===== flow/design.v =====
module GENCLK1K( 
		CLK1K, EN1K,
		CLK50M, RSTN
		);
   input CLK50M, RSTN;
   output reg CLK1K;
   output     EN1K;
   reg [7:0] CNT, next_cnt;
   reg next_clk1k;
   assign EN1K = (CNT == 8'd249) & ~CLK1K;
   always @(posedge CLK50M or negedge RSTN) begin
      if (!RSTN) begin
	 CLK1K <= 1'h0;
	 CNT <= 8'h0;
      end
      else begin
	 CNT <= next_cnt;
	 CLK1K <= next_clk1k;
      end
   end
   always @(*) begin
	next_cnt = (CNT == 8'd249) ? 8'd0 : CNT + 8'd1;
	next_clk1k = (CNT == 8'd249) ? ~CLK1K : CLK1K;
   end
endmodule
module GENCLK10K( 
		 CLK10K, EN10K,
		 CLK50M, RSTN
		 );
   input CLK50M;
   input RSTN;
   output reg CLK10K;
   output     EN10K;
   reg [4:0] CNT, next_cnt;
   reg        next_clk10k;
   assign EN10K = (CNT == 5'd24) & ~CLK10K;
   always @(posedge CLK50M, negedge RSTN) begin
      if (!RSTN) begin
         CNT <= 5'd1;
         CLK10K <= 1'b0;
      end
      else begin
         CNT <= next_cnt;
         CLK10K <= next_clk10k;
      end
   end
   always @(*) begin
      next_cnt = (CNT == 5'd24) ? 5'd1 : CNT + 5'd1;
      next_clk10k = (CNT == 5'd24) ? ~CLK10K : CLK10K;
   end
endmodule
module DEBOUNCE #(parameter SET = 1'b1)( 
		KEY_OUT,
		CLK, EN1K, RSTN, KEY_IN
		);
   input CLK, EN1K, RSTN;  
   input KEY_IN;
   output reg KEY_OUT;
   localparam STABLE_CNT = 50;
   reg [5:0]  CNT, next_cnt;
   reg 	      PREV_KEY_IN, next_key_out, next_prev_key_in;
   always @(posedge CLK or negedge RSTN) begin
      if (!RSTN) begin
	 CNT <= 5'h0;
	 KEY_OUT <= SET;
	 PREV_KEY_IN <= SET;
      end
      else if (EN1K) begin
	 CNT <= next_cnt;
	 KEY_OUT <= next_key_out;
	 PREV_KEY_IN <= next_prev_key_in;
      end
   end
   always @(*) begin
      next_cnt = CNT;
      next_key_out = KEY_OUT;
      next_prev_key_in = PREV_KEY_IN;
      if (KEY_IN == PREV_KEY_IN) begin
	 if (CNT < STABLE_CNT) begin
	    next_cnt = CNT + 5'd1;
	 end
	 else begin
	    next_key_out = KEY_IN;
	 end
      end
      else begin
	 next_prev_key_in = KEY_IN;
      end
   end
endmodule
module BCDCNTR #(parameter MAXL = 4'h5, parameter MAXR = 4'h9, parameter SETL = 4'h0, parameter SETR = 4'h0)( 
													     BCD, CARRY,
													     CLK, EN1K, RSTN, EN, SW1, BCD_SET
													     );
   input CLK, EN1K, RSTN, EN, SW1;  
   input [7:0] BCD_SET;
   output reg [7:0] BCD;
   output reg 	    CARRY;
   reg [3:0] 	    next_left_bcd, next_right_bcd;
   reg 		    next_carry;
   always @(posedge CLK or negedge RSTN) begin
      if (!RSTN) begin
	 BCD <= {SETL, SETR};
	 CARRY <= 1'h0;
      end
      else if (EN1K) begin
	 if (SW1) begin
	    BCD <= BCD_SET;
	    CARRY <= next_carry;
	 end
	 else begin
	    BCD <= {next_left_bcd, next_right_bcd};
	    CARRY <= next_carry;
	 end
      end
   end
   always @(*) begin
      if (EN) begin
	 if (BCD[7:4] == MAXL) begin
	    if (BCD[3:0] == MAXR) begin
	       next_left_bcd = SETL;
	       next_right_bcd = SETR;
	       next_carry = 1'b1;
	    end
	    else begin
	       next_left_bcd = BCD[7:4];
	       next_right_bcd = BCD[3:0] + 4'h1;
		   next_carry = 1'b0;
	    end
	 end
	 else begin
	    if (BCD[3:0] == 4'h9) begin
	       next_right_bcd = 4'h0;
	       next_left_bcd = BCD[7:4] + 4'h1;
		   next_carry = 1'b0;
	    end
	    else begin
	       next_right_bcd = BCD[3:0] + 4'h1;
	       next_left_bcd = BCD[7:4];
		   next_carry = 1'b0;
	    end
	 end
      end
      else begin
	 next_right_bcd = BCD[3:0];
	 next_left_bcd = BCD[7:4];
	 next_carry = 1'b0;
      end
   end
endmodule
module SW_BCDCNTR #(parameter MAXL = 4'h5, parameter MAXR = 4'h9, parameter SETL = 4'h0, parameter SETR = 4'h0)( 
														BCD, CARRY,
														CLK, EN1K, RSTN, EN
														);
   input CLK, EN1K, RSTN, EN;  
   output reg [7:0] BCD;
   output reg 	    CARRY;
   reg [3:0] 	    next_left_bcd, next_right_bcd;
   reg 		    next_carry;
   always @(posedge CLK or negedge RSTN) begin
      if (!RSTN) begin
	 BCD <= {SETL, SETR};
	 CARRY <= 1'h0;
      end
      else if (EN1K) begin
	 BCD <= {next_left_bcd, next_right_bcd};
	 CARRY <= next_carry;
      end
   end
   always @(*) begin
      if (EN) begin
	 if (BCD[7:4] == MAXL) begin
	    if (BCD[3:0] == MAXR) begin
	       next_left_bcd = SETL;
	       next_right_bcd = SETR;
	       next_carry = 1'b1;
	    end
	    else begin
	       next_left_bcd = BCD[7:4];
	       next_right_bcd = BCD[3:0] + 4'h1;
		   next_carry = 1'b0;
	    end
	 end
	 else begin
	    if (BCD[3:0] == 4'h9) begin
	       next_right_bcd = 4'h0;
	       next_left_bcd = BCD[7:4] + 4'h1;
		   next_carry = 1'b0;
	    end
	    else begin
	       next_right_bcd = BCD[3:0] + 4'h1;
	       next_left_bcd = BCD[7:4];
		   next_carry = 1'b0;
	    end
	 end
      end
      else begin
	 next_right_bcd = BCD[3:0];
	 next_left_bcd = BCD[7:4];
	 next_carry = 1'b0;
      end
   end
endmodule
module DIGITCLOCK( 
		  SEC, MIN, HOUR, DAY,
		  CLK, EN1K, RSTN, SW1, SW2, SW3, SEC_SET, MIN_SET, HOUR_SET, DAY_SET,
		  SW_SEC, SW_MIN, SW_HOUR, SW_DAY
		  );
   input CLK, EN1K, RSTN, SW1, SW2, SW3;  
   input [7:0] SEC_SET, MIN_SET, HOUR_SET, DAY_SET;
   input [7:0] SW_SEC, SW_MIN, SW_HOUR, SW_DAY;
   output [7:0] SEC, MIN, HOUR, DAY;
   reg [9:0] 	CNT, next_cnt;
   reg 		EN, next_en;
   wire [7:0] 	NORMAL_SEC, NORMAL_MIN, NORMAL_HOUR, NORMAL_DAY;
   wire 	CARRY_SEC, CARRY_MIN, CARRY_HOUR, CARRY_DAY;
   assign DAY = (SW2 == 1'b1) ? SW_DAY : NORMAL_DAY;
   assign HOUR = (SW2 == 1'b1) ? SW_HOUR : NORMAL_HOUR;
   assign MIN = (SW2 == 1'b1) ? SW_MIN : NORMAL_MIN;
   assign SEC = (SW2 == 1'b1) ? SW_SEC : NORMAL_SEC;
   BCDCNTR #(.MAXL(4'h3), .MAXR(4'h1), .SETL(4'h0), .SETR(4'h1))
   UDAY ( 
	 .BCD				(NORMAL_DAY),
	 .CARRY				(CARRY_DAY),
	 .CLK				(CLK),
	 .EN1K				(EN1K),
	 .RSTN				(RSTN),
	 .EN				(CARRY_HOUR),
	 .SW1				(SW1),
	 .BCD_SET			(DAY_SET));
   BCDCNTR #(.MAXL(4'h2), .MAXR(4'h3), .SETL(4'h0), .SETR(4'h0))
   UHOUR ( 
	  .BCD				(NORMAL_HOUR),
	  .CARRY			(CARRY_HOUR),
	  .CLK			(CLK),
	 .EN1K			(EN1K),
	  .RSTN				(RSTN),
	  .EN				(CARRY_MIN),
	  .SW1				(SW1),
	  .BCD_SET			(HOUR_SET));
   BCDCNTR #(.MAXL(4'h5), .MAXR(4'h9), .SETL(4'h0), .SETR(4'h0))
   UMIN ( 
	 .BCD				(NORMAL_MIN),
	 .CARRY				(CARRY_MIN),
	 .CLK				(CLK),
	 .EN1K				(EN1K),
	 .RSTN				(RSTN),
	 .EN				(CARRY_SEC),
	 .SW1				(SW1),
	 .BCD_SET			(MIN_SET));
   BCDCNTR #(.MAXL(4'h5), .MAXR(4'h9), .SETL(4'h0), .SETR(4'h0))
   USEC ( 
	 .BCD				(NORMAL_SEC),
	 .CARRY				(CARRY_SEC),
	 .CLK				(CLK),
	 .EN1K				(EN1K),
	 .RSTN				(RSTN),
	 .EN				(EN),
	 .SW1				(SW1),
	 .BCD_SET			(SEC_SET));
   always @(posedge CLK or negedge RSTN) begin
      if (!RSTN) begin
	 CNT <= 10'h0;
	 EN <= 1'h0;
      end
      else if (EN1K) begin
	 CNT <= next_cnt;
	 EN <= next_en;
      end
   end
   always @(*) begin
      if (SW1) begin
         next_cnt = CNT;
         next_en  = 1'b0;
      end
      else begin
	 if (SW3) begin
            next_cnt = (CNT >= 10'd9) ? 10'd0 : CNT + 10'd1;
            next_en  = (CNT >= 10'd9) ? 1'd1 : 1'd0;
	 end
	 else begin
            next_cnt = (CNT >= 10'd998) ? 10'd0 : CNT + 10'd1;
            next_en  = (CNT >= 10'd998) ? 1'd1 : 1'd0;
	 end
      end
   end
endmodule
module STOPWATCH( 
		 SW_SEC, SW_MIN, SW_HOUR, SW_DAY,
		 CLK, EN1K, RSTN, SW3, KEY3
		 );
   input CLK, EN1K, RSTN, SW3, KEY3;  
   output [7:0] SW_SEC, SW_MIN, SW_HOUR, SW_DAY;
   reg [9:0] 	CNT, next_cnt;
   reg 		EN, next_en;
   reg 		STATE, next_state;
   reg [1:0] 	KEY3_SYNC, next_key3_sync;
   wire 	CARRY_SEC, CARRY_MIN, CARRY_HOUR, CARRY_DAY;
   localparam STOP = 1'b0;
   localparam START = 1'b1;
   SW_BCDCNTR #(.MAXL(4'h3), .MAXR(4'h1), .SETL(4'h0), .SETR(4'h0))
   SWDAY ( 
	  .BCD				(SW_DAY),
	  .CARRY			(CARRY_DAY),
	  .CLK			(CLK),
	 .EN1K			(EN1K),
	  .RSTN				(RSTN),
	  .EN				(CARRY_HOUR));
   SW_BCDCNTR #(.MAXL(4'h2), .MAXR(4'h3), .SETL(4'h0), .SETR(4'h0))
   SWHOUR ( 
	   .BCD				(SW_HOUR),
	   .CARRY			(CARRY_HOUR),
	   .CLK			(CLK),
	 .EN1K			(EN1K),
	   .RSTN			(RSTN),
	   .EN				(CARRY_MIN));
   SW_BCDCNTR #(.MAXL(4'h5), .MAXR(4'h9), .SETL(4'h0), .SETR(4'h0))
   SWMIN ( 
	  .BCD				(SW_MIN),
	  .CARRY			(CARRY_MIN),
	  .CLK			(CLK),
	 .EN1K			(EN1K),
	  .RSTN				(RSTN),
	  .EN				(CARRY_SEC));
   SW_BCDCNTR #(.MAXL(4'h5), .MAXR(4'h9), .SETL(4'h0), .SETR(4'h0))
   SWSEC ( 
	  .BCD				(SW_SEC),
	  .CARRY			(CARRY_SEC),
	  .CLK			(CLK),
	 .EN1K			(EN1K),
	  .RSTN				(RSTN),
	  .EN				(EN));
   always @(posedge CLK or negedge RSTN) begin
      if (!RSTN) begin
	 CNT <= 10'h0;
	 EN <= 1'h0;
	 STATE <= STOP;
	 KEY3_SYNC <= 2'b11;
      end
      else if (EN1K) begin
	 CNT <= next_cnt;
	 EN <= next_en;
	 STATE <= next_state;
	 KEY3_SYNC <= next_key3_sync;
      end
   end
   always @(*) begin
      next_cnt = CNT;
      next_en = EN;
      next_state = STATE;
      next_key3_sync = {KEY3_SYNC[0], KEY3};
      if (KEY3_SYNC == 2'b10) begin
	 next_state = (STATE == START) ? STOP : START;
      end
      else begin
	 case (STATE)
	   STOP : begin
	      next_cnt = CNT;
	      next_en = EN;
	      next_state = STATE;
	   end
	   START : begin
	      if (SW3) begin
		 next_cnt = (CNT >= 10'd9) ? 10'd0 : CNT + 10'd1;
		 next_en = (CNT >= 10'd9) ? 1'd1 : 1'd0;
		 next_state = STATE;
	      end
	      else begin
		 next_cnt = (CNT >= 10'd998) ? 10'd0 : CNT + 10'd1;
		 next_en = (CNT >= 10'd998) ? 1'd1 : 1'd0;
		 next_state = STATE;
	      end
	   end
	 endcase
      end
   end
endmodule
module MANSET( 
	      SEC_SET, MIN_SET, HOUR_SET, DAY_SET,
	      CLK, EN1K, RSTN, SW1, KEY1, KEY2, KEY3, PREV_SEC, PREV_MIN, PREV_HOUR,
	      PREV_DAY
	      );
   input CLK, EN1K, RSTN;  
   input SW1, KEY1, KEY2, KEY3;
   input [7:0] PREV_SEC, PREV_MIN, PREV_HOUR, PREV_DAY;
   output reg [7:0] SEC_SET, MIN_SET, HOUR_SET, DAY_SET;
   reg [1:0] 	    SEL, next_sel;
   reg [7:0] 	    next_sec_set, next_min_set, next_hour_set, next_day_set;
   reg [1:0] 	    KEY1_SYNC, KEY2_SYNC, KEY3_SYNC;
   reg [1:0]  next_key1_sync, next_key2_sync, next_key3_sync;
   localparam SEC_SEL = 2'b00;
   localparam MIN_SEL = 2'b01;
   localparam HOUR_SEL = 2'b10;
   localparam DAY_SEL = 2'b11;
   always @(posedge CLK or negedge RSTN) begin
      if (!RSTN) begin
	 DAY_SET <= 8'h1;
	 HOUR_SET <= 8'h0;
	 MIN_SET <= 8'h0;
	 SEC_SET <= 8'h0;
	 SEL <= 2'b00;
	 KEY1_SYNC <= 2'b11;
	 KEY2_SYNC <= 2'b11;
	 KEY3_SYNC <= 2'b11;
      end
      else if (EN1K) begin
	 DAY_SET <= next_day_set;
	 HOUR_SET <= next_hour_set;
	 MIN_SET <= next_min_set;
	 SEC_SET <= next_sec_set;
	 SEL <= next_sel;
	 KEY1_SYNC <= next_key1_sync;
	 KEY2_SYNC <= next_key2_sync;
	 KEY3_SYNC <= next_key3_sync;
      end
   end
   always @(*) begin
   next_key1_sync = {KEY1_SYNC[0], KEY1};
   next_key2_sync = {KEY2_SYNC[0], KEY2};
   next_key3_sync = {KEY3_SYNC[0], KEY3};
      if (SW1) begin
	  next_sel = SEL;
		next_sec_set = SEC_SET;
		next_min_set = MIN_SET;
		next_hour_set = HOUR_SET;
		next_day_set = DAY_SET;
	 if (KEY3_SYNC == 2'b10) begin
	    next_sel = (SEL == DAY_SEL) ? SEC_SEL : SEL + 2'b01;
	 end
	 else if (KEY2_SYNC == 2'b10) begin
	    case (SEL) 
	      SEC_SEL : begin
			if (SEC_SET[7:4] == 4'h5) begin
				if (SEC_SET[3:0] == 4'h9) begin
					next_sec_set[7:4] = 4'h0;
					next_sec_set[3:0] = 4'h0;
				end
				else begin
					next_sec_set[7:4] = SEC_SET[7:4];
					next_sec_set[3:0] = SEC_SET[3:0] + 4'h1;
				end
			end
			else begin
				if (SEC_SET[3:0] == 4'h9) begin
					next_sec_set[3:0] = 4'h0;
					next_sec_set[7:4] = SEC_SET[7:4] + 4'h1;
				end
				else begin
					next_sec_set[3:0] = SEC_SET[3:0] + 4'h1;
					next_sec_set[7:4] = SEC_SET[7:4];
				end
			end
		  end
	      MIN_SEL : begin
			if (MIN_SET[7:4] == 4'h5) begin
				if (MIN_SET[3:0] == 4'h9) begin
					next_min_set[7:4] = 4'h0;
					next_min_set[3:0] = 4'h0;
				end
				else begin
					next_min_set[7:4] = MIN_SET[7:4];
					next_min_set[3:0] = MIN_SET[3:0] + 4'h1;
				end
			end
			else begin
				if (MIN_SET[3:0] == 4'h9) begin
					next_min_set[3:0] = 4'h0;
					next_min_set[7:4] = MIN_SET[7:4] + 4'h1;
				end
				else begin
					next_min_set[3:0] = MIN_SET[3:0] + 4'h1;
					next_min_set[7:4] = MIN_SET[7:4];
				end
			end
		  end
	      HOUR_SEL : begin
			if (HOUR_SET[7:4] == 4'h2) begin
				if (HOUR_SET[3:0] == 4'h3) begin
					next_hour_set[7:4] = 4'h0;
					next_hour_set[3:0] = 4'h0;
				end
				else begin
					next_hour_set[7:4] = HOUR_SET[7:4];
					next_hour_set[3:0] = HOUR_SET[3:0] + 4'h1;
				end
			end
			else begin
				if (HOUR_SET[3:0] == 4'h9) begin
					next_hour_set[3:0] = 4'h0;
					next_hour_set[7:4] = HOUR_SET[7:4] + 4'h1;
				end
				else begin
					next_hour_set[3:0] = HOUR_SET[3:0] + 4'h1;
					next_hour_set[7:4] = HOUR_SET[7:4];
				end
			end
		  end
	      DAY_SEL : begin
			if (DAY_SET[7:4] == 4'h3) begin
				if (DAY_SET[3:0] == 4'h1) begin
					next_day_set[7:4] = 4'h0;
					next_day_set[3:0] = 4'h1;
				end
				else begin
					next_day_set[7:4] = DAY_SET[7:4];
					next_day_set[3:0] = DAY_SET[3:0] + 4'h1;
				end
			end
			else begin
				if (DAY_SET[3:0] == 4'h9) begin
					next_day_set[3:0] = 4'h0;
					next_day_set[7:4] = DAY_SET[7:4] + 4'h1;
				end
				else begin
					next_day_set[3:0] = DAY_SET[3:0] + 4'h1;
					next_day_set[7:4] = DAY_SET[7:4];
				end
			end
		  end
	    endcase
	 end
	 else if (KEY1_SYNC == 2'b10) begin
	    case (SEL) 
	      SEC_SEL : begin
			if (SEC_SET[7:4] == 4'h0) begin
				if (SEC_SET[3:0] == 4'h0) begin
					next_sec_set[7:4] = 4'h5;
					next_sec_set[3:0] = 4'h9;
				end
				else begin
					next_sec_set[7:4] = SEC_SET[7:4];
					next_sec_set[3:0] = SEC_SET[3:0] - 4'h1;
				end
			end
			else begin
				if (SEC_SET[3:0] == 4'h0) begin
					next_sec_set[3:0] = 4'h9;
					next_sec_set[7:4] = SEC_SET[7:4] - 4'h1;
				end
				else begin
					next_sec_set[3:0] = SEC_SET[3:0] - 4'h1;
					next_sec_set[7:4] = SEC_SET[7:4];
				end
			end
		  end
	      MIN_SEL : begin
			if (MIN_SET[7:4] == 4'h0) begin
				if (MIN_SET[3:0] == 4'h0) begin
					next_min_set[7:4] = 4'h5;
					next_min_set[3:0] = 4'h9;
				end
				else begin
					next_min_set[7:4] = MIN_SET[7:4];
					next_min_set[3:0] = MIN_SET[3:0] - 4'h1;
				end
			end
			else begin
				if (MIN_SET[3:0] == 4'h0) begin
					next_min_set[3:0] = 4'h9;
					next_min_set[7:4] = MIN_SET[7:4] - 4'h1;
				end
				else begin
					next_min_set[3:0] = MIN_SET[3:0] - 4'h1;
					next_min_set[7:4] = MIN_SET[7:4];
				end
			end
		  end
	      HOUR_SEL : begin
			if (HOUR_SET[7:4] == 4'h0) begin
				if (HOUR_SET[3:0] == 4'h0) begin
					next_hour_set[7:4] = 4'h2;
					next_hour_set[3:0] = 4'h3;
				end
				else begin
					next_hour_set[7:4] = HOUR_SET[7:4];
					next_hour_set[3:0] = HOUR_SET[3:0] - 4'h1;
				end
			end
			else begin
				if (HOUR_SET[3:0] == 4'h0) begin
					next_hour_set[3:0] = 4'h9;
					next_hour_set[7:4] = HOUR_SET[7:4] - 4'h1;
				end
				else begin
					next_hour_set[3:0] = HOUR_SET[3:0] - 4'h1;
					next_hour_set[7:4] = HOUR_SET[7:4];
				end
			end
		  end
	      DAY_SEL : begin
			if (DAY_SET[7:4] == 4'h0) begin
				if (DAY_SET[3:0] == 4'h1) begin
					next_day_set[7:4] = 4'h3;
					next_day_set[3:0] = 4'h1;
				end
				else begin
					next_day_set[7:4] = DAY_SET[7:4];
					next_day_set[3:0] = DAY_SET[3:0] - 4'h1;
				end
			end
			else begin
				if (DAY_SET[3:0] == 4'h0) begin
					next_day_set[3:0] = 4'h9;
					next_day_set[7:4] = DAY_SET[7:4] - 4'h1;
				end
				else begin
					next_day_set[3:0] = DAY_SET[3:0] - 4'h1;
					next_day_set[7:4] = DAY_SET[7:4];
				end
			end
		  end
	    endcase
	 end
      end
	  else begin
		next_sel = SEC_SEL;
		next_sec_set = PREV_SEC;
		next_min_set = PREV_MIN;
		next_hour_set = PREV_HOUR;
		next_day_set = PREV_DAY;
	  end
   end
endmodule
module DISPLAY7SEG( 
		   SEG,
		   OUT, PWM_ACT
		   );
   input [3:0] OUT;
   input       PWM_ACT;
   output reg [6:0] SEG;
   always @(*) begin
      case (OUT)
	4'h0 : SEG = (PWM_ACT) ? 7'b1000000 : 7'b1111111;
	4'h1 : SEG = (PWM_ACT) ? 7'b1111001 : 7'b1111111;
	4'h2 : SEG = (PWM_ACT) ? 7'b0100100 : 7'b1111111;
	4'h3 : SEG = (PWM_ACT) ? 7'b0110000 : 7'b1111111;
	4'h4 : SEG = (PWM_ACT) ? 7'b0011001 : 7'b1111111;
	4'h5 : SEG = (PWM_ACT) ? 7'b0010010 : 7'b1111111;
	4'h6 : SEG = (PWM_ACT) ? 7'b0000010 : 7'b1111111;
	4'h7 : SEG = (PWM_ACT) ? 7'b1111000 : 7'b1111111;
	4'h8 : SEG = (PWM_ACT) ? 7'b0000000 : 7'b1111111;
	4'h9 : SEG = (PWM_ACT) ? 7'b0010000 : 7'b1111111;
	default : SEG = 7'b1111111;
      endcase
   end
endmodule
module KNOCK_LED ( 
		  ALARM, LED,
		  CLK, EN1K, RSTN, SW3, KNOCK
		  );
   input CLK, EN1K, RSTN;  
   input SW3, KNOCK;
   output reg ALARM;
   output reg [17:0] LED;
   reg [9:0] 	     ONE_SEC_CNT, next_one_sec_cnt;
   reg [5:0] 	     SEC_CNT, next_sec_cnt;
   reg [4:0] 	     MIN_REMAIN, next_min_remain;
   reg 		     TIMER_EN, next_timer_en;
   reg 		     KNOCK_D, next_knock_d;
   reg 		     KNOCK_FALL, next_knock_fall;
   reg 		     ALARM_PULSE, next_alarm_pulse;
   reg 		     next_alarm;
   reg [17:0] 	     next_led;
   always @(posedge CLK or negedge RSTN) begin
      if (!RSTN) begin
	 ALARM <= 1'h0;
	 KNOCK_D <= 1'h1;
	 KNOCK_FALL <= 1'h0;
	 LED <= 18'h0;
	 MIN_REMAIN <= 5'h0;
	 ONE_SEC_CNT <= 10'h0;
	 SEC_CNT <= 6'h0;
	 TIMER_EN <= 1'h0;
	 ALARM_PULSE <= 1'b0;
      end
      else if (EN1K) begin
	 ALARM <= next_alarm;
	 LED <= next_led;
	 ONE_SEC_CNT <= next_one_sec_cnt;
	 SEC_CNT <= next_sec_cnt;
	 MIN_REMAIN <= next_min_remain;
	 TIMER_EN <= next_timer_en;
	 KNOCK_D <= next_knock_d;
	 KNOCK_FALL <= next_knock_fall;
	 ALARM_PULSE <= next_alarm_pulse;
      end
   end
   always @(*) begin
      next_knock_d = KNOCK;
      next_knock_fall = KNOCK_D & ~KNOCK;
      next_alarm = 1'b0;
	  next_led = (MIN_REMAIN == 5'd0) ? 18'd0 : (18'b1 << MIN_REMAIN) - 18'b1;
      next_one_sec_cnt = ONE_SEC_CNT;
      next_sec_cnt = SEC_CNT;
      next_min_remain = MIN_REMAIN;
      next_timer_en = TIMER_EN;
      next_alarm_pulse = 1'b0;
	  if (KNOCK_FALL) begin
		next_timer_en = 1'b1;
		next_min_remain = (MIN_REMAIN < 5'd19) ? MIN_REMAIN + 5'd1 : MIN_REMAIN;
	  end
	  else begin
		if (TIMER_EN) begin
			if (SW3) begin
				if (ONE_SEC_CNT >= 10'd9) begin
					if (MIN_REMAIN != 5'd0) begin
						if (SEC_CNT == 6'd00) begin
							next_sec_cnt = 6'd59;
							next_min_remain = MIN_REMAIN - 5'd1;
							next_one_sec_cnt = 10'd0;
						end
						else begin
							next_sec_cnt = SEC_CNT - 6'd1;
							next_one_sec_cnt = 10'd0;
						end
					end
					else begin
						if (SEC_CNT == 6'd00) begin
							next_timer_en = 1'b0;
							next_alarm_pulse = 1'b1;
							next_sec_cnt = 6'd0;
							next_one_sec_cnt = 10'd0;
						end
						else begin
							next_sec_cnt = SEC_CNT - 6'd1;
							next_one_sec_cnt = 10'd0;
						end
					end
				end
				else begin
					next_one_sec_cnt = ONE_SEC_CNT + 10'd1;
				end
			end
			else begin
				if (ONE_SEC_CNT >= 10'd999) begin
					if (MIN_REMAIN != 5'd0) begin
						if (SEC_CNT == 6'd00) begin
							next_sec_cnt = 6'd59;
							next_min_remain = MIN_REMAIN - 5'd1;
							next_one_sec_cnt = 10'd0;
						end
						else begin
							next_sec_cnt = SEC_CNT - 6'd1;
							next_one_sec_cnt = 10'd0;
						end
					end
					else begin
						if (SEC_CNT == 6'd00) begin
							next_timer_en = 1'b0;
							next_alarm_pulse = 1'b1;
							next_sec_cnt = 6'd0;
							next_one_sec_cnt = 10'd0;
						end
						else begin
							next_sec_cnt = SEC_CNT - 6'd1;
							next_one_sec_cnt = 10'd0;
						end
					end
				end
				else begin
					next_one_sec_cnt = ONE_SEC_CNT + 10'd1;
				end
			end
		end
		else begin
			next_alarm = (ALARM_PULSE == 1'b1) ? 1'b1 : 1'b0;
		end
	  end
   end
endmodule
module KNOCK_LED_ALARM( 
	     BUZ_OUT,
	     CLK, EN1K, RSTN, ALARM
	     );
   input CLK, EN1K, RSTN;  
   input ALARM;
   output reg BUZ_OUT;
   parameter IDLE = 1'b0;
   parameter BUZ = 1'b1;
   reg 	      STATE, next_state;
   reg 	      next_buz_out;
   reg 	      CLK500, next_clk500;
   reg [6:0]  BEEP_CNT1, next_beep_cnt1;
   reg [8:0]  BEEP_CNT2, next_beep_cnt2;
   reg [2:0]  ALARM_DONE, next_alarm_done;
   always @(posedge CLK or negedge RSTN) begin
      if (!RSTN) begin
	 ALARM_DONE <= 3'h0;
	 BEEP_CNT1 <= 7'h0;
	 BEEP_CNT2 <= 9'h0;
	 BUZ_OUT <= 1'h0;
	 CLK500 <= 1'h0;
	 STATE <= 1'h0;
      end
      else if (EN1K) begin
	 STATE <= next_state;
	 BUZ_OUT <= next_buz_out;
	 CLK500 <= next_clk500;
	 BEEP_CNT1 <= next_beep_cnt1;
	 BEEP_CNT2 <= next_beep_cnt2;
	 ALARM_DONE <= next_alarm_done;
      end
   end
   always @(*) begin
      next_clk500 = ~CLK500;
      case (STATE) 
	IDLE : begin
	   if (ALARM) begin
	      next_state = BUZ;
	      next_buz_out = 1'b0;
	      next_beep_cnt1 = 7'b0;
	      next_beep_cnt2 = 9'd0;
	      next_alarm_done = 3'd0;
	   end
	   else begin
	      next_state = IDLE;
	      next_buz_out = 1'b0;
	      next_beep_cnt1 = 7'b0;
	      next_beep_cnt2 = 8'b0;
	      next_alarm_done = 3'd0;
	   end
	end
	BUZ : begin
	   if (ALARM_DONE == 3'd4) begin
	      next_state = IDLE;
	      next_buz_out = 1'b0;
	      next_beep_cnt1 = 7'd0;
	      next_beep_cnt2 = 9'd0;
	      next_alarm_done = 3'd0;
	   end
	   else begin
	      if (BEEP_CNT2 >= 9'd4) begin
		 next_state = BUZ;
		 next_buz_out = 1'b0;
		 next_beep_cnt1 = 7'd0;
		 next_beep_cnt2 = (BEEP_CNT2 == 9'd511) ? 9'd0 : BEEP_CNT2 + 9'd1;
		 next_alarm_done = (BEEP_CNT2 == 9'd511) ? ALARM_DONE + 3'd1 : ALARM_DONE;
	      end
	      else begin
		 if (BEEP_CNT1 >= 7'd64) begin
		    next_state = BUZ;
		    next_buz_out = CLK500;
		    next_beep_cnt1 = (BEEP_CNT1 == 7'd127) ? 7'd0 : BEEP_CNT1 + 7'd1;
		    next_beep_cnt2 = (BEEP_CNT1 == 7'd127) ? BEEP_CNT2 + 9'd1 : BEEP_CNT2;
		    next_alarm_done = ALARM_DONE;
		 end
		 else begin
		    next_state = BUZ;
		    next_buz_out = 1'b0;
		    next_beep_cnt1 = BEEP_CNT1 + 7'd1;
		    next_beep_cnt2 = BEEP_CNT2;
		    next_alarm_done = ALARM_DONE;
		 end
	      end
	   end
	end
	default : begin
	   next_state = IDLE;
	   next_buz_out = 1'b0;
	   next_beep_cnt1 = 7'd0;
	   next_beep_cnt2 = 3'd0;
	   next_alarm_done = 1'b0;
	end
      endcase
   end
endmodule
module FIRE_DETECT( 
		   FIRE_ALARM,
		   CLK, EN1K, RSTN, SENSOR
		   );
   input CLK, EN1K, RSTN;  
   input SENSOR;
   output reg FIRE_ALARM;
   reg 	  next_fire_alarm;
   always @(posedge CLK or negedge RSTN) begin
      if (!RSTN) begin
	 FIRE_ALARM <= 1'h0;
      end
      else if (EN1K) begin
	 FIRE_ALARM <= next_fire_alarm;
      end
   end
   always @(*) begin
      next_fire_alarm = (SENSOR) ? 1'b1 : 1'b0;
   end
endmodule
module FIRE_ALARM( 
		       BUZ_OUT, FIRE_VALID,
		       CLK, EN1K, RSTN, FIRE_ALARM, KNOCK
		       );
   input CLK, EN1K, RSTN;  
   input FIRE_ALARM, KNOCK;
   output reg BUZ_OUT, FIRE_VALID;
   parameter IDLE = 1'b0;
   parameter BUZ = 1'b1;
   reg 	      STATE, next_state;
   reg 	      next_buz_out;
	reg         next_fire_valid;
   reg 	      CLK500, next_clk500;
   reg 	      KNOCK_D, next_knock_d;
   reg 	      KNOCK_FALL, next_knock_fall;
   reg [8:0]  BEEP_CNT, next_beep_cnt;
   always @(posedge CLK or negedge RSTN) begin
      if (!RSTN) begin
	 BEEP_CNT <= 8'h0;
	 BUZ_OUT <= 1'h0;
	 FIRE_VALID <= 1'h0;
	 CLK500 <= 1'h0;
	 KNOCK_D <= 1'h0;
	 KNOCK_FALL <= 1'h0;
	 STATE <= 1'h0;
      end
      else if (EN1K) begin
	 STATE <= next_state;
	 BUZ_OUT <= next_buz_out;
	 FIRE_VALID <= next_fire_valid;
	 CLK500 <= next_clk500;
	 BEEP_CNT <= next_beep_cnt;
	 KNOCK_D <= next_knock_d;
	 KNOCK_FALL <= next_knock_fall;
      end
   end
   always @(*) begin
      next_clk500 = ~CLK500;
      next_knock_d = KNOCK;
      next_knock_fall = KNOCK_D & ~KNOCK;
		next_fire_valid = FIRE_VALID;
      case (STATE) 
	IDLE : begin
	   if (FIRE_ALARM) begin
	      next_state = BUZ;
	      next_buz_out = 1'b0;
	      next_beep_cnt = 8'b0;
			next_fire_valid = 1'b1;
	   end
	   else begin
	      next_state = IDLE;
	      next_buz_out = 1'b0;
	      next_beep_cnt = 8'b0;
			next_fire_valid = 1'b0;
	   end
	end
	BUZ : begin
	   if (KNOCK_FALL) begin
	      next_state = IDLE;
	      next_buz_out = 1'b0;
	      next_beep_cnt = 8'd0;
			next_fire_valid = 1'b0;
	   end
	   else begin
	      if (BEEP_CNT >= 9'd256) begin
		 next_state = BUZ;
		 next_buz_out = CLK500;
		 next_beep_cnt = (BEEP_CNT == 8'd128) ? 8'd0 : BEEP_CNT + 8'd1;
	      end
	      else begin
		 next_state = BUZ;
		 next_buz_out = 1'b0;
		 next_beep_cnt = BEEP_CNT + 8'd1;
	      end
	   end
	end
	default : begin
	   next_state = IDLE;
	   next_buz_out = 1'b0;
	   next_beep_cnt = 8'd0;
	end
      endcase
   end
endmodule
module ROT_PWMGEN ( 
		   PWM_ACT,
		   CLK, EN10K, RSTN, SW5, ROT_A, ROT_B
		   );
   input CLK, EN10K, RSTN, SW5;
   input ROT_A, ROT_B;
   output reg PWM_ACT;
   reg [7:0]  brightness;
   reg [1:0]  prev_state;
   reg [7:0]  pwm_counter;
   wire [1:0] current_state = {ROT_A, ROT_B};
   always @(posedge CLK or negedge RSTN) begin
		if (!RSTN) begin
			brightness <= 8'd255;
		end
		else if (EN10K) begin
		if (SW5) begin
      case ({prev_state, current_state})
        4'b0001, 4'b0111, 4'b1110, 4'b1000: begin
           if (brightness <= 8'd247)
             brightness <= brightness + 8'd8;
           else
             brightness <= 8'd255;
        end
        4'b0010, 4'b0100, 4'b1101, 4'b1011: begin
           if (brightness >= 8'd8)
             brightness <= brightness - 8'd8;
           else
             brightness <= 8'd0;
        end
        default: brightness <= brightness;
      endcase
		end
		else begin
			brightness <= brightness;
		end
		end
   end
   always @(posedge CLK) begin
      if (EN10K) prev_state <= current_state;
   end
   always @(posedge CLK or negedge RSTN) begin
      if (!RSTN) begin
	 pwm_counter <= 8'b0;
      end
      else if (EN10K) begin
	 pwm_counter <= (pwm_counter == 8'd255) ? 8'd0 : pwm_counter + 8'd1;
      end
   end
   always @(posedge CLK or negedge RSTN) begin
      if (!RSTN) begin
	 PWM_ACT <= 1'b1;
      end
      else if (EN10K) begin
	 if (pwm_counter < brightness) PWM_ACT <= 1'b1;
	 else PWM_ACT <= 1'b0;
      end
   end
endmodule
module CLOCK_TOP( 
	   SEG0, SEG1, SEG2, SEG3, SEG4, SEG5, SEG6, SEG7, LED, BUZ_OUT,
	   CLK50M, KEY1, KEY2, KEY3, SW0, SW1, SW2, SW3, SW4, SW5, KNOCK,
	   SENSOR, ROT_A, ROT_B
	   );
   input CLK50M, KEY1, KEY2, KEY3, SW0, SW1, SW2, SW3, SW4, SW5, KNOCK, SENSOR, ROT_A, ROT_B;
   output [6:0] SEG0, SEG1, SEG2, SEG3, SEG4, SEG5, SEG6, SEG7;
   output [17:0] LED;
   output 	 BUZ_OUT;
   wire 	 CLK1K, CLK10K, EN1K, EN10K, CLEAN_KEY1, CLEAN_KEY2, CLEAN_KEY3, CLEAN_SW1, CLEAN_SW2, CLEAN_SW3, CLEAN_SW4, CLEAN_SW5, ALARM, FIRE_ALARM, FIRE_VALID, PWM_ACT, FIRE_BUZ, KNOCK_LED_BUZ;
   wire [7:0] 	 SEC, MIN, HOUR, DAY;
   wire [7:0] 	 SEC_SET, MIN_SET, HOUR_SET, DAY_SET;
   wire [7:0] 	 SW_SEC, SW_MIN, SW_HOUR, SW_DAY;
   assign BUZ_OUT = (FIRE_VALID) ? FIRE_BUZ : KNOCK_LED_BUZ;
   GENCLK1K
     UGENCLK1K
       ( 
	.RSTN				(SW0),
	.CLK1K				(CLK1K),
	.EN1K				(EN1K),
	.CLK50M				(CLK50M));
   GENCLK10K
     UGENCLK10K
       ( 
	.RSTN					(SW0),
	.CLK10K				(CLK10K),
	.EN10K				(EN10K),
	.CLK50M				(CLK50M));
   DEBOUNCE #(.SET(1'b1))
   UDEBOUNCE_KEY1
     ( 
      .KEY_OUT				(CLEAN_KEY1),
      .KEY_IN				(KEY1),
      .RSTN				(SW0),
      .CLK				(CLK50M),
      .EN1K				(EN1K));
   DEBOUNCE #(.SET(1'b1))
   UDEBOUNCE_KEY2
     ( 
      .KEY_OUT				(CLEAN_KEY2),
      .KEY_IN				(KEY2),
      .RSTN				(SW0),
      .CLK				(CLK50M),
      .EN1K				(EN1K));
   DEBOUNCE #(.SET(1'b1))
   UDEBOUNCE_KEY3
     ( 
      .KEY_OUT				(CLEAN_KEY3),
      .KEY_IN				(KEY3),
      .RSTN				(SW0),
      .CLK				(CLK50M),
      .EN1K				(EN1K));
   DEBOUNCE #(.SET(1'b0))
   UDEBOUNCE_SW1
     ( 
      .KEY_OUT				(CLEAN_SW1),
      .KEY_IN				(SW1),
      .RSTN				(SW0),
      .CLK				(CLK50M),
      .EN1K				(EN1K));
   DEBOUNCE #(.SET(1'b0))
   UDEBOUNCE_SW2
     ( 
      .KEY_OUT				(CLEAN_SW2),
      .KEY_IN				(SW2),
      .RSTN				(SW0),
      .CLK				(CLK50M),
      .EN1K				(EN1K));
   DEBOUNCE #(.SET(1'b0))
   UDEBOUNCE_SW3
     ( 
      .KEY_OUT				(CLEAN_SW3),
      .KEY_IN				(SW3),
      .RSTN				(SW0),
      .CLK				(CLK50M),
      .EN1K				(EN1K));
   DEBOUNCE #(.SET(1'b0))
   UDEBOUNCE_SW4
     ( 
      .KEY_OUT				(CLEAN_SW4),
      .KEY_IN				(SW4),
      .RSTN				(SW0),
      .CLK				(CLK50M),
      .EN1K				(EN1K));
   DEBOUNCE #(.SET(1'b0))
   UDEBOUNCE_SW5
     ( 
      .KEY_OUT				(CLEAN_SW5),
      .KEY_IN				(SW5),
      .RSTN				(SW0),
      .CLK				(CLK50M),
      .EN1K				(EN1K));
   DIGITCLOCK
     UDIGITCLOCK
       ( 
	.SEC					(SEC[7:0]),
	.MIN					(MIN[7:0]),
	.HOUR					(HOUR[7:0]),
	.DAY					(DAY[7:0]),
	.SEC_SET				(SEC_SET[7:0]),
	.MIN_SET				(MIN_SET[7:0]),
	.HOUR_SET				(HOUR_SET[7:0]),
	.DAY_SET				(DAY_SET[7:0]),
	.SW_SEC				(SW_SEC[7:0]),
	.SW_MIN				(SW_MIN[7:0]),
	.SW_HOUR				(SW_HOUR[7:0]),
	.SW_DAY				(SW_DAY[7:0]),
	.RSTN				(SW0),
	.CLK				(CLK50M),
	.EN1K				(EN1K),
	.SW1				(CLEAN_SW1),
	.SW2				(CLEAN_SW2),
	.SW3				(CLEAN_SW3));
   DISPLAY7SEG
     URSEC7SEG
       ( 
	.SEG				(SEG0[6:0]),
	.OUT				(SEC[3:0]),
	.PWM_ACT			(PWM_ACT));
   DISPLAY7SEG
     ULSEC7SEG
       ( 
	.SEG				(SEG1[6:0]),
	.OUT				(SEC[7:4]),
	.PWM_ACT			(PWM_ACT));
   DISPLAY7SEG
     URMIN7SEG
       ( 
	.SEG				(SEG2[6:0]),
	.OUT				(MIN[3:0]),
	.PWM_ACT			(PWM_ACT));
   DISPLAY7SEG
     ULMIN7SEG
       ( 
	.SEG				(SEG3[6:0]),
	.OUT				(MIN[7:4]),
	.PWM_ACT			(PWM_ACT));
   DISPLAY7SEG
     URHOUR7SEG
       ( 
	.SEG				(SEG4[6:0]),
	.OUT				(HOUR[3:0]),
	.PWM_ACT			(PWM_ACT));
   DISPLAY7SEG
     ULHOUR7SEG
       ( 
	.SEG				(SEG5[6:0]),
	.OUT				(HOUR[7:4]),
	.PWM_ACT			(PWM_ACT));
   DISPLAY7SEG
     URDAY7SEG
       ( 
	.SEG				(SEG6[6:0]),
	.OUT				(DAY[3:0]),
	.PWM_ACT			(PWM_ACT));
   DISPLAY7SEG
     ULDAY7SEG
       ( 
	.SEG				(SEG7[6:0]),
	.OUT				(DAY[7:4]),
	.PWM_ACT			(PWM_ACT));
   MANSET
     UMANSET
       ( 
	.SEC_SET				(SEC_SET[7:0]),
	.MIN_SET				(MIN_SET[7:0]),
	.HOUR_SET				(HOUR_SET[7:0]),
	.DAY_SET				(DAY_SET[7:0]),
	.KEY1					(CLEAN_KEY1),
	.KEY2					(CLEAN_KEY2),
	.KEY3					(CLEAN_KEY3),
	.PREV_SEC				(SEC[7:0]),
	.PREV_MIN				(MIN[7:0]),
	.PREV_HOUR				(HOUR[7:0]),
	.PREV_DAY				(DAY[7:0]),
	.RSTN				(SW0),
	.CLK				(CLK50M),
	.EN1K				(EN1K),
	.SW1				(CLEAN_SW1));
   STOPWATCH
     USTOPWATCH
       ( 
	.SW_SEC				(SW_SEC[7:0]),
	.SW_MIN				(SW_MIN[7:0]),
	.SW_HOUR				(SW_HOUR[7:0]),
	.SW_DAY				(SW_DAY[7:0]),
	.KEY3					(CLEAN_KEY3),
	.RSTN (CLEAN_SW2),
	.CLK				(CLK50M),
	.EN1K				(EN1K),
	.SW3				(CLEAN_SW3));
   KNOCK_LED_ALARM
     UALARM
       ( 
	.BUZ_OUT			(KNOCK_LED_BUZ),
	.CLK				(CLK50M),
	.EN1K				(EN1K),
	.RSTN					(SW0),
	.ALARM				(ALARM));
   KNOCK_LED
     UKNOCK
       ( 
	.LED					(LED[17:0]),
	.ALARM				(ALARM),
	.CLK				(CLK50M),
	.EN1K				(EN1K),
	.RSTN					(CLEAN_SW4),
	.SW3				(CLEAN_SW3),
	.KNOCK				(KNOCK));
   FIRE_DETECT
     UFIRE_DETECT
       ( 
	.FIRE_ALARM				(FIRE_ALARM),
	.CLK					(CLK50M),
	.EN1K					(EN1K),
	.RSTN					(SW0),
	.SENSOR				(SENSOR));
   FIRE_ALARM
     UFIRE_ALARM
       ( 
	.BUZ_OUT				(FIRE_BUZ),
	.FIRE_VALID       (FIRE_VALID),
	.CLK					(CLK50M),
	.EN1K					(EN1K),
	.RSTN					(SW0),
	.FIRE_ALARM				(FIRE_ALARM),
	.KNOCK					(KNOCK));
   ROT_PWMGEN
     UROT_PWMGEN
       ( 
	.RSTN					(SW0),
	.PWM_ACT			(PWM_ACT),
	.CLK				(CLK50M),
	.EN10K				(EN10K),
	.SW5				(CLEAN_SW5),
	.ROT_A				(ROT_A),
	.ROT_B				(ROT_B));
endmodule

===== flow/run.sh =====
#!/bin/bash
# the make line also repeats each setting of config.mk as NAME=value (left out here)
make -C /OpenROAD-flow-scripts/flow DESIGN_CONFIG=/design/flow/config.mk WORK_HOME=/design/flow/orfs CLKGATE_MAP_FILE= finish

===== flow/config.mk =====
export PLATFORM = sky130hd
export DESIGN_NAME = CLOCK_TOP
export DESIGN_NICKNAME = CLOCK_TOP
export VERILOG_FILES = /design/flow/design.v
export SDC_FILE = /design/flow/constraint.sdc
export NUM_CORES = 4
export LEC_CHECK = 0
export ABC_AREA = 1
export CAP_MARGIN = 20
export CELL_PAD_IN_SITES_DETAIL_PLACEMENT = 0
export CELL_PAD_IN_SITES_GLOBAL_PLACEMENT = 3
export CORE_MARGIN = 2
export CORE_UTILIZATION = 69
export CTS_CLUSTER_DIAMETER = 122
export GPL_TIMING_DRIVEN = 0
export PLACE_DENSITY_LB_ADDON = 0.27
export SETUP_SLACK_MARGIN = -0.06
export SLEW_MARGIN = 20
export TNS_END_PERCENT = 30

===== flow/constraint.sdc =====
create_clock -name core_clock -period 5.37 [get_ports {CLK50M}]
set_input_delay 1.0740 -clock core_clock [delete_from_list [all_inputs] [get_ports {CLK50M}]]
set_output_delay 1.0740 -clock core_clock [all_outputs]
set_load 0.01 [all_outputs]

==> flow_summary.ini, run 1 <==
; yosys + openroad results
[floorplan]
chipHeight_um = 177
fp_util_pct = 70.0
design.core.area_sq_um = 29600
die_area_sq_um = 31500
die_w_um = 177
row_count = 63

[logic_synthesis]
fp_nets = 3022
synthArstFlopShare_pct = 99.4
logic_family = simple AND/OR/NAND/NOR gates
ys_cells = 2924
ys_ff = 313
synth-simple-area-share_pct = 32.0
synth_area_sq_um = 20800
synth.area.top_cells = dfrtp_1 34%, nand2_1 14%, inv_1 6.4%
ys_sh_aoi_pct = 12.0
synth.distinct_cells = 58
edf_count = 2
ys_top_cells_by_count = 781 x nand2_1, 355 x inv_1, 287 x nor2_1
xor_share_pct = 4.94
ys_sh_mux_pct = 0
syn_inst = 2924
synth_area_per_cell_sq_um = 7.10
ys_seq_share_pct = 37.9
ys.flop_type = dfrtp_1
fa_ha_area_share_pct = 5.10
largest_area_cell = dfrtp_1
ys_area_sq_um = 20800
yosys.cell_count.top_type = nand2_1
synth_top_area_share_pct = 34.5
synth_warnings = 19

[status]
error_line = [ERROR FLW-0024] Place density exceeds 1.0 (current PLACE_DENSITY_LB_ADDON =  0.27). Please check if the value of  PLACE_DENSITY_LB_ADDON is between 0 and 0.99.
haltStage = 3_1_place_gp_skip_io
status = aborted with a tool error
==> inputs of run 2 (changes only) <==
Settings changed: ABC_AREA 1 to unset, CELL_PAD_IN_SITES_DETAIL_PLACEMENT 0 to unset, CELL_PAD_IN_SITES_GLOBAL_PLACEMENT 3 to unset, CORE_UTILIZATION 69 to 72, CTS_CLUSTER_DIAMETER 122 to unset, GPL_TIMING_DRIVEN 0 to unset, SETUP_SLACK_MARGIN -0.06 to unset, TNS_END_PERCENT 30 to unset.
Clock period 5.37 ns to 4.87 ns, I/O delays scaled along.
==> flow_summary.ini, run 2 <==
; generated from flow reports
[floorplan]
chipHeight_um = 167
die_w_um = 167
die_area_sq_um = 27900
row_count = 59
fp_util_pct = 73.4
ios = 89
design.core.area_sq_um = 26100

[grt]
grt.overflow.total = 0
grt_pass1_vias = 16500
grt_pass1_wl_um = 80100
grt_max_degree = 106
antenna_found_initial = 0
grtUsageTotal_pct = 34.2

[place]
io_buffer_count = 88
gp_congestion = 0.912
dp_hpwl_um = 31000

[logic_synthesis]
synth_warnings = 19
xor_share_pct = 4.48
ys_cells = 2186
ys_area_sq_um = 19200
yosys.cell_count.top_type = nand2_1
ys_seq_share_pct = 41.1
synth.distinct_cells = 88
synth_area_per_cell_sq_um = 8.77
edf_count = 2
synthArstFlopShare_pct = 99.4
ys_sh_aoi_pct = 20.0
ys_sh_mux_pct = 5.26
synth-simple-area-share_pct = 19.8
synth_top_area_share_pct = 37.3
ys_ff = 313
fp_nets = 2284
ys_top_cells_by_count = 325 x nand2_1, 286 x dfrtp_1, 251 x o21ai_0
synth.area.top_cells = dfrtp_1 37%, o21ai_0 6.6%, nand2_1 6.4%
syn_inst = 2186
largest_area_cell = dfrtp_1
synth_area_sq_um = 19200
ys.flop_type = dfrtp_1
fa_ha_area_share_pct = 5.52
logic_family = AND-OR/OR-AND gates

[setup_path]
reg2reg_depth = 8
r2r-start = UGENCLK1K.CNT[1]$_DFF_PN0_
cp.depth = 6
crit_fanout = 74
cp_data_arrival_time_ns = 3.59
crit_start = UDEBOUNCE_SW2.KEY_OUT$_DFFE_PN0P_
path_cells = buf_4 > mux2i_1 > nand2_1 > a21boi_0 > o221ai_1 > clkdlybuf4s50_1
setup.worst_path.class = reg -> out
ff2ff_setup_slack_ns = 1.79
critPathTopFamily = flip-flops
timing.rr.end = UMANSET.MIN_SET[7]$_DFFE_PN0P_
cp_slowest_cell = dfrtp_4
crit_path_start_kind = register
crit_end = SEG7[3]
max_stage_delay_ns = 1.10
worstPathRequired_ns = 3.90
critPathCaptureType = output port
path_buffers = 2

[power]
p_leak_nw = 9.33
p_seq_mw = 2.61
p_clk_mw = 2.64
power_switching_mw = 1.12
maxPowerGroup = clock
clockPowerShare_pct = 49.7
seq_power_share_pct = 49.1
ir_worst_vdd_v = 0.000321
total_power_mw = 5.32
p_comb_share_pct = 1.3
powerComb_mw = 0.0675
cellPowerDensity_nw_per_um2 = 249
switching_share_pct = 21.1
p_int_mw = 4.20

[final_layout]
syn2layout_area_growth_pct = 11.4
final_util_pct = 81.7
fin_nets = 2321

[timing]
relSlewSlack_pct = 30.0
hold_violations = 0
clock.fmax_mhz = 219
worstMarginPinSlew_ns = 1.05
fin_crit_sh_pct = 93.7
setup_viol_count_final = 0
fin_crit_ns = 4.56
skew_ns = 0.0197
rsz0062_at_grt = false
fin_tns_setup_ns = 0
finalMaxSlewViolations = 0

[route]
drc = 0
vias = 17100
drtIter0Drc = 1786
via_per_inst = 6.63
detail-route-antenna-nets = 0
dr.pass1.iters = 16
antennaDiodeCount = 0
wl_um = 48500
wl_per_cell_um = 18.8

[flow_run]
drv_cap = 0
warnings = 70

[worst_hold_path]
holdCritPathClass = reg -> async

[clocking]
clockBufferDepth = 3
cts_resized = 0
cts.sinks = 313
cts_tree = yes
post-cts-setup-buffer-count = 0
cts.clk_slew.worst_paths_ns = 0.06
numCtsBuffers = 34
cts_htree_levels = 2
cts_root_buf = clkbuf_16
worst_skew_pair.late_latency_ns = 0.53
cts_hold_buf = 0

[status]
status = no timing/DRC/antenna violations
[run 2: routing by layer]
metal	up-vias	track usage [%]	share of wire, %
met5	-	0	0
met4	0	10.6	2.7
met3	130	4.14	6.5
met2	750	61.1	51
met1	8344	43.8	40
li1	7896	-	-
[run 2: area by class of cell]
class | count | area (sq um)
multi-input combinational | 1685 | 10600
sequential | 313 | 7880
fill | 1600 | 4770
timing repair buffer | 108 | 1050
clock buffer | 51 | 986
tap | 335 | 419
inverter | 81 | 304
clock inverter | 11 | 154
[run 2: metrics by stage]
| stage | hold WS (ns) | std cells | setup WS (ns) | area (sq um) |
|---|---|---|---|---|
| final | 0.337 | 2584 | 0.307 | 21400 |
| after global routing | 0.399 | 2584 | 0.0584 | 21400 |
| after CTS | 0.458 | 2584 | 0.315 | 21400 |
| after detailed placement | 0.449 | 2522 | 0.881 | 20200 |
| after global placement | 0.445 | 2522 | 1.02 | 20200 |
| after floorplan | 0.436 | 2186 | 0.783 | 19200 |
==> inputs of run 3 (changes only) <==
Settings changed: CORE_ASPECT_RATIO set to 1.23, CORE_MARGIN 2 to 9, CORE_UTILIZATION 72 to 53, CTS_CLUSTER_DIAMETER set to 118, GPL_ROUTABILITY_DRIVEN set to 0, GPL_TIMING_DRIVEN set to 0, MIN_ROUTING_LAYER set to met2, PLACE_DENSITY_LB_ADDON 0.27 to 0.0.
Clock period 4.87 ns to 5.92 ns, I/O delays scaled along.
==> flow_summary.ini, run 3 <==
; generated from flow reports
[power]
maxPowerGroup = clock
power_switching_mw = 1.03
ir_worst_vdd_v = 0.000216
switching_share_pct = 22.7
p_clk_mw = 2.32
clockPowerShare_pct = 51.3
seq_power_share_pct = 47.4
cellPowerDensity_nw_per_um2 = 206
p_leak_nw = 9.51
p_comb_share_pct = 1.3
powerComb_mw = 0.0598
p_int_mw = 3.50
p_seq_mw = 2.15

[grt]
antenna_found_initial = 0
grtUsageTotal_pct = 39.1
grt_pass1_vias = 24300
grt.overflow.total = 0
grt_pass1_wl_um = 91100
grt_max_degree = 98

[logic_synthesis]
ys_sh_mux_pct = 5.26
yosys.cell_count.top_type = nand2_1
fp_nets = 2284
synth-simple-area-share_pct = 19.8
largest_area_cell = dfrtp_1
ys_cells = 2186
ys_seq_share_pct = 41.1
synth_area_per_cell_sq_um = 8.77
ys_area_sq_um = 19200
edf_count = 2
ys_top_cells_by_count = 325 x nand2_1, 286 x dfrtp_1, 251 x o21ai_0
syn_inst = 2186
xor_share_pct = 4.48
ys_ff = 313
ys_sh_aoi_pct = 20.0
synth.distinct_cells = 88
synth_area_sq_um = 19200
logic_family = AND-OR/OR-AND gates
fa_ha_area_share_pct = 5.52
synthArstFlopShare_pct = 99.4
synth.area.top_cells = dfrtp_1 37%, o21ai_0 6.6%, nand2_1 6.4%
synth_top_area_share_pct = 37.3
synth_warnings = 19
ys.flop_type = dfrtp_1

[route]
drc = 0
dr.pass1.iters = 15
vias = 23700
drtIter0Drc = 5449
detail-route-antenna-nets = 0
wl_um = 58300
wl_per_cell_um = 20.8
via_per_inst = 8.44

[status]
status = no timing/DRC/antenna violations

[setup_path]
crit_path_start_kind = register
crit_end = SEG1[0]
ff2ff_setup_slack_ns = 2.56
r2r-start = UGENCLK1K.CNT[0]$_DFF_PN0_
cp_slowest_cell = dfrtp_4
path_common_cell = buf_2
cp_data_arrival_time_ns = 4.45
path_buffers = 4
cp.depth = 9
critPathTopFamily = buffers and inverters
max_stage_delay_ns = 0.70
critPathCaptureType = output port
setup.worst_path.class = reg -> out
reg2reg_depth = 9
crit_fanout = 26
worstPathRequired_ns = 4.74
timing.rr.end = UDEBOUNCE_SW3.PREV_KEY_IN$_DFFE_PN0P_
crit_start = UDEBOUNCE_SW2.KEY_OUT$_DFFE_PN0P_
path_cells = clkbuf_1 > buf_2 > buf_2 > mux2i_1 > and2_1 > a21oi_1 > o21ai_0 > nand2_1 > clkdlybuf4s50_1

[final_layout]
syn2layout_area_growth_pct = 14.5
fill_cells = 3102
finalInstanceArea_sq_um = 22000
fin_nets = 2414

[clocking]
cts.sinks = 313
cts_root_buf = clkbuf_16
numCtsBuffers = 35
worst_skew_pair.late_latency_ns = 0.56
cts_tree = yes
cts_htree_levels = 2
cts.clk_slew.worst_paths_ns = 0.06
clockBufferDepth = 3

[timing]
rsz0062_at_grt = false
fin_crit_sh_pct = 95.1
clock.fmax_mhz = 178
hold_violations = 0
fin_hold_ws_ns = 0.288
setup_viol_count_final = 0
fin_tns_setup_ns = 0
worstMarginPinSlew_ns = 1.19
finalMaxSlewViolations = 0
relSlewSlack_pct = 20.7
skew_ns = 0.0219
fin_crit_ns = 5.63
layout_setup_ws_ns = 0.290

[worst_hold_path]
holdCritPathClass = reg -> async

[floorplan]
design.core.area_sq_um = 35400
ios = 89
die_area_sq_um = 43400
row_count = 76
chipHeight_um = 229
fp_util_pct = 54.2
die_w_um = 189

[place]
dp_slack_ns = 0.656
dpl-instance-area_sq_um = 20700
dp_hpwl_um = 39600
io_buffer_count = 88

[flow_run]
drv_cap = 0
warnings = 68
-- run 3: routing by layer --
metal | global-route usage, % | wire, um
met1 | - | 0
met2 | 47.2 | 28800
met3 | 49.2 | 21800
met4 | 10.4 | 7290
met5 | 10.7 | 417
-- run 3: cell type report --
cell class              instances  area [sq um]  area share (%)
multi-input cells            1685         10600            48.1
diodes                          2          5.00          0.0228
flip-flops and latches        313          7880            35.9
plain buffers                 107           440            2.01
repair buffers                 93           996            4.54
clock inverters                12           160           0.730
well taps                     468           586            2.67
clock buffers                  46          1020            4.64
inverters                      81           304            1.39
-- run 3: stage by stage --
| step | util (%) | instances | power, mW |
|---|---|---|---|
| after floorplan | - | 2186 | 2.20 |
| after global placement | 58.3 | 2742 | 2.24 |
| after detailed placement | 58.6 | 2745 | 2.25 |
| after CTS | 61.9 | 2803 | 4.51 |
| after global routing | 62.0 | 2805 | 4.62 |
| final | 62.1 | 2807 | 4.53 |
-- run 3: timing repair --
action,CTS,global route
resized,0,5
buffers inserted,0,1
endpoints found under the setup margin,0,19
hold buffers,0,0
==> inputs of run 4 (changes only) <==
Settings changed: ABC_AREA set to 1, CAP_MARGIN 20 to 30, CORE_ASPECT_RATIO 1.23 to unset, CORE_UTILIZATION 53 to 32, CTS_CLUSTER_DIAMETER 118 to unset, CTS_CLUSTER_SIZE set to 93, GPL_ROUTABILITY_DRIVEN 0 to unset, GPL_TIMING_DRIVEN 0 to unset, MAX_ROUTING_LAYER set to met4, PLACE_DENSITY_LB_ADDON 0.0 to unset, SETUP_SLACK_MARGIN set to 0.86, TNS_END_PERCENT set to 65.
Clock period 5.92 ns to 14.9 ns, I/O delays scaled along.
==> flow_summary.ini, run 4 <==
; generated from flow reports
[clocking]
worst_skew_pair.late_latency_ns = 0.56
clockBufferDepth = 3
cts_resized = 0
cts_root_buf = clkbuf_16
cts.sinks = 313
numCtsBuffers = 38
cts_hold_buf = 0
post-cts-setup-buffer-count = 0
cts.clk_slew.worst_paths_ns = 0.06
cts_tree = yes
cts_htree_levels = 2

[logic_synthesis]
ys_area_sq_um = 20800
ys.flop_type = dfrtp_1
ys_sh_aoi_pct = 12.0
synth_area_per_cell_sq_um = 7.10
synth_warnings = 19
ys_ff = 313
synth-simple-area-share_pct = 32.0
ys_sh_mux_pct = 0
synth_top_area_share_pct = 34.5
synth.distinct_cells = 58
xor_share_pct = 4.94
edf_count = 2
logic_family = simple AND/OR/NAND/NOR gates
ys_cells = 2924
largest_area_cell = dfrtp_1
synthArstFlopShare_pct = 99.4
syn_inst = 2924
fa_ha_area_share_pct = 5.10
synth_area_sq_um = 20800
ys_seq_share_pct = 37.9
synth.area.top_cells = dfrtp_1 34%, nand2_1 14%, inv_1 6.4%
fp_nets = 3022
ys_top_cells_by_count = 781 x nand2_1, 355 x inv_1, 287 x nor2_1
yosys.cell_count.top_type = nand2_1

[route]
wl_per_cell_um = 13.8
detail-route-antenna-nets = 0
drtIter0Drc = 4408
drc = 0
dr.pass1.iters = 8
vias = 26900
wl_um = 53400
via_per_inst = 6.93

[grt]
grtUsageTotal_pct = 22.1
antenna_found_initial = 0
grt_max_degree = 104
grt.overflow.total = 0
grt_pass1_wl_um = 88400
grt_pass1_vias = 27400

[final_layout]
syn2layout_area_growth_pct = 14.8
fin_nets = 3103
multiInputGateArea_sq_um = 11200
fill_cells = 6616
final_util_pct = 37.4
ff_latch_area_sq_um = 7880

[setup_path]
crit_fanout = 65
max_stage_delay_ns = 0.70
reg2reg_depth = 12
crit_end = SEG3[0]
cp_slowest_cell = buf_4
worstPathRequired_ns = 11.92
critPathTopFamily = buffers and inverters
r2r-start = UGENCLK1K.CNT[1]$_DFF_PN0_
timing.rr.end = UKNOCK.ONE_SEC_CNT[5]$_DFFE_PN0P_
crit_path_start_kind = register
critPathCaptureType = output port
crit_start = UDEBOUNCE_SW2.KEY_OUT$_DFFE_PN0P_
path_common_cell = nor2_1
path_buffers = 3
path_cells = buf_4 > o21ai_0 > nor2_1 > inv_1 > nor2_1 > o21ai_0 > nand2_1 > nor2_1 > nand2_1 > clkdlybuf4s50_1
setup.worst_path.class = reg -> out
cp.depth = 10
cp_data_arrival_time_ns = 3.73
ff2ff_setup_slack_ns = 11.32

[power]
p_seq_mw = 0.851
clockPowerShare_pct = 52.6
p_comb_share_pct = 1.2
p_leak_nw = 11.7
switching_share_pct = 22.3
p_clk_mw = 0.972
ir_worst_vdd_v = 0.0000611
seq_power_share_pct = 46.1
p_int_mw = 1.43
powerComb_mw = 0.0230
cellPowerDensity_nw_per_um2 = 77.5
maxPowerGroup = clock
power_switching_mw = 0.413

[timing]
worstMarginPinSlew_ns = 0.962
rsz0062_at_grt = false
finalMaxSlewViolations = 0
fin_tns_setup_ns = 0
fin_crit_ns = 6.71
fin_crit_sh_pct = 45.0
setup_viol_count_final = 0
clock.fmax_mhz = 149
hold_violations = 0
relSlewSlack_pct = 35.7
skew_ns = 0.0267

[place]
gp_congestion = 0.881
dp_hpwl_um = 36200
io_buffer_count = 88

[floorplan]
fp_util_pct = 32.6
chipHeight_um = 273
ios = 89
die_area_sq_um = 74400
die_w_um = 273
design.core.area_sq_um = 63700
row_count = 92

[flow_run]
drv_cap = 0
warnings = 71

[status]
status = no timing/DRC/antenna violations

[worst_hold_path]
holdCritPathClass = reg -> async
## run 4: area by class of cell
type                    instances  share of cell area, %
multi-input cells            2186                   47.1
flip-flops and latches        313                   33.1
inverters                     365                   5.75
clock buffers                  57                   4.89
well taps                     846                   4.44
repair buffers                101                   4.26
clock inverters                12                  0.488
diodes                          2                 0.0210
## run 4: through the flow
stage          setup WS, ns  instance area (sq um)  instances  total power [mW]  hold WS [ns]
6_report               8.19                  23800       3882              1.85         0.205
4_1_cts                8.25                  23800       3879              1.86         0.210
3_3_place_gp           8.86                  22500       3809             0.889         0.230
2_1_floorplan          9.14                  20800       2924             0.871         0.434
5_1_grt                7.83                  23800       3880              1.91         0.243
3_5_place_dp           8.84                  22500       3810             0.889         0.203
## run 4: metal layers
layer	track usage [%]	routed length (um)	vias up
li1	-	-	9632
met1	-	0	10100
met2	24.7	27800	6636
met3	29.8	21700	594
met4	3.63	3910	0
met5	-	0	-
==> inputs of run 5 (changes only) <==
Settings changed: CAP_MARGIN 30 to 20, CORE_MARGIN 9 to 2, CORE_UTILIZATION 32 to 71, CTS_CLUSTER_SIZE 93 to unset, MAX_ROUTING_LAYER met4 to unset, MIN_ROUTING_LAYER met2 to unset, SETUP_SLACK_MARGIN 0.86 to unset, TNS_END_PERCENT 65 to unset.
Clock period 14.9 ns to 4.75 ns, I/O delays scaled along.
==> flow_summary.ini, run 5 <==
; generated from flow reports
[timing]
relSlewSlack_pct = 27.3
clock.fmax_mhz = 237
fin_tns_setup_ns = 0
rsz0062_at_grt = false
fin_crit_sh_pct = 88.7
hold_violations = 0
skew_ns = 0.0283
finalMaxSlewViolations = 0
worstMarginPinSlew_ns = 1.09
setup_viol_count_final = 0
fin_crit_ns = 4.22

[clocking]
cts_root_buf = clkbuf_16
post-cts-setup-buffer-count = 0
clockBufferDepth = 3
cts_hold_buf = 0
numCtsBuffers = 35
cts_tree = yes
cts_htree_levels = 2
cts_resized = 0
cts.clk_slew.worst_paths_ns = 0.06
worst_skew_pair.late_latency_ns = 0.53
cts.sinks = 313

[grt]
grt_pass1_vias = 19400
antenna_found_initial = 0
grt.overflow.total = 0
grt_pass1_wl_um = 88200
grtUsageTotal_pct = 34.1
grt_max_degree = 125

[logic_synthesis]
ys_area_sq_um = 20800
synth.area.top_cells = dfrtp_1 34%, nand2_1 14%, inv_1 6.4%
xor_share_pct = 4.94
ys_top_cells_by_count = 781 x nand2_1, 355 x inv_1, 287 x nor2_1
yosys.cell_count.top_type = nand2_1
ys_sh_mux_pct = 0
fa_ha_area_share_pct = 5.10
synth_top_area_share_pct = 34.5
edf_count = 2
largest_area_cell = dfrtp_1
syn_inst = 2924
synth_warnings = 19
synth.distinct_cells = 58
ys_cells = 2924
synth_area_sq_um = 20800
ys.flop_type = dfrtp_1
ys_seq_share_pct = 37.9
ys_ff = 313
fp_nets = 3022
synthArstFlopShare_pct = 99.4
logic_family = simple AND/OR/NAND/NOR gates
ys_sh_aoi_pct = 12.0
synth_area_per_cell_sq_um = 7.10
synth-simple-area-share_pct = 32.0

[route]
vias = 20000
detail-route-antenna-nets = 0
dr.pass1.iters = 6
wl_um = 51700
drc = 0
via_per_inst = 5.85
drtIter0Drc = 1685
antennaDiodeCount = 0
wl_per_cell_um = 15.1

[final_layout]
finalInstanceArea_sq_um = 23100
ff_latch_area_sq_um = 7880
syn2layout_area_growth_pct = 11.4
multiInputGateArea_sq_um = 11200
fill_cells = 1990
fin_nets = 3100
layout.cells.non_filler = 3413

[place]
place_inst = 3349
dp_hpwl_um = 36000
io_buffer_count = 88
gp_congestion = 0.978
dpl-instance-area_sq_um = 22000

[floorplan]
row_count = 62
ios = 89
fp_util_pct = 72.1
design.core.area_sq_um = 28800
chipHeight_um = 175
die_w_um = 175
die_area_sq_um = 30600

[setup_path]
crit_path_start_kind = register
crit_end = SEG0[2]
r2r-start = UMANSET.KEY2_SYNC[0]$_DFFE_PN1P_
cp.depth = 9
worstPathRequired_ns = 3.80
critPathCaptureType = output port
path_common_cell = nand3_1
path_buffers = 4
reg2reg_depth = 9
crit_fanout = 60
ff2ff_setup_slack_ns = 1.89
cp_slowest_cell = dfrtp_4
max_stage_delay_ns = 0.74
crit_start = UDEBOUNCE_SW2.KEY_OUT$_DFFE_PN0P_
setup.worst_path.class = reg -> out
timing.rr.end = UMANSET.MIN_SET[6]$_DFFE_PN0P_
critPathTopFamily = buffers and inverters
path_cells = buf_12 > o21ai_2 > inv_1 > nor2_1 > nand3_1 > nand3_1 > inv_1 > nand3_1 > clkdlybuf4s50_1
cp_data_arrival_time_ns = 3.27

[power]
p_comb_share_pct = 1.2
powerComb_mw = 0.0683
p_leak_nw = 11.7
clockPowerShare_pct = 50.0
p_seq_mw = 2.67
maxPowerGroup = clock
total_power_mw = 5.48
ir_worst_vdd_v = 0.000290
seq_power_share_pct = 48.7
p_int_mw = 4.33
power_switching_mw = 1.16
p_clk_mw = 2.74
switching_share_pct = 21.1
cellPowerDensity_nw_per_um2 = 237

[worst_hold_path]
holdCritPathClass = reg -> async

[flow_run]
drv_cap = 0
warnings = 72

[status]
status = no timing/DRC/antenna violations
run 5: final cells by class:
class	count	share of cell area, %
sequential	313	34.1
timing repair buffer	101	4.36
clock buffer	53	4.52
clock inverter	11	0.546
tap	384	2.08
multi-input combinational	2186	48.5
inverter	365	5.92
run 5: routing by layer:
metal  routed length [um]  GRT usage [%]
met1                21500           43.9
met2                25400           59.3
met3                 3070           3.83
met4                 1750           13.1
met5                    0              0
run 5: through the flow:
step                      hold slack (ns)  setup WS (ns)  util [%]
after floorplan                     0.434           1.02         -
after global routing                0.407          0.233      80.4
after detailed placement            0.378           1.08      76.3
after global placement              0.371           1.15      76.3
after CTS                           0.375          0.552      80.3
final                               0.342          0.535      80.4
Power and IR drop assume default switching activity.
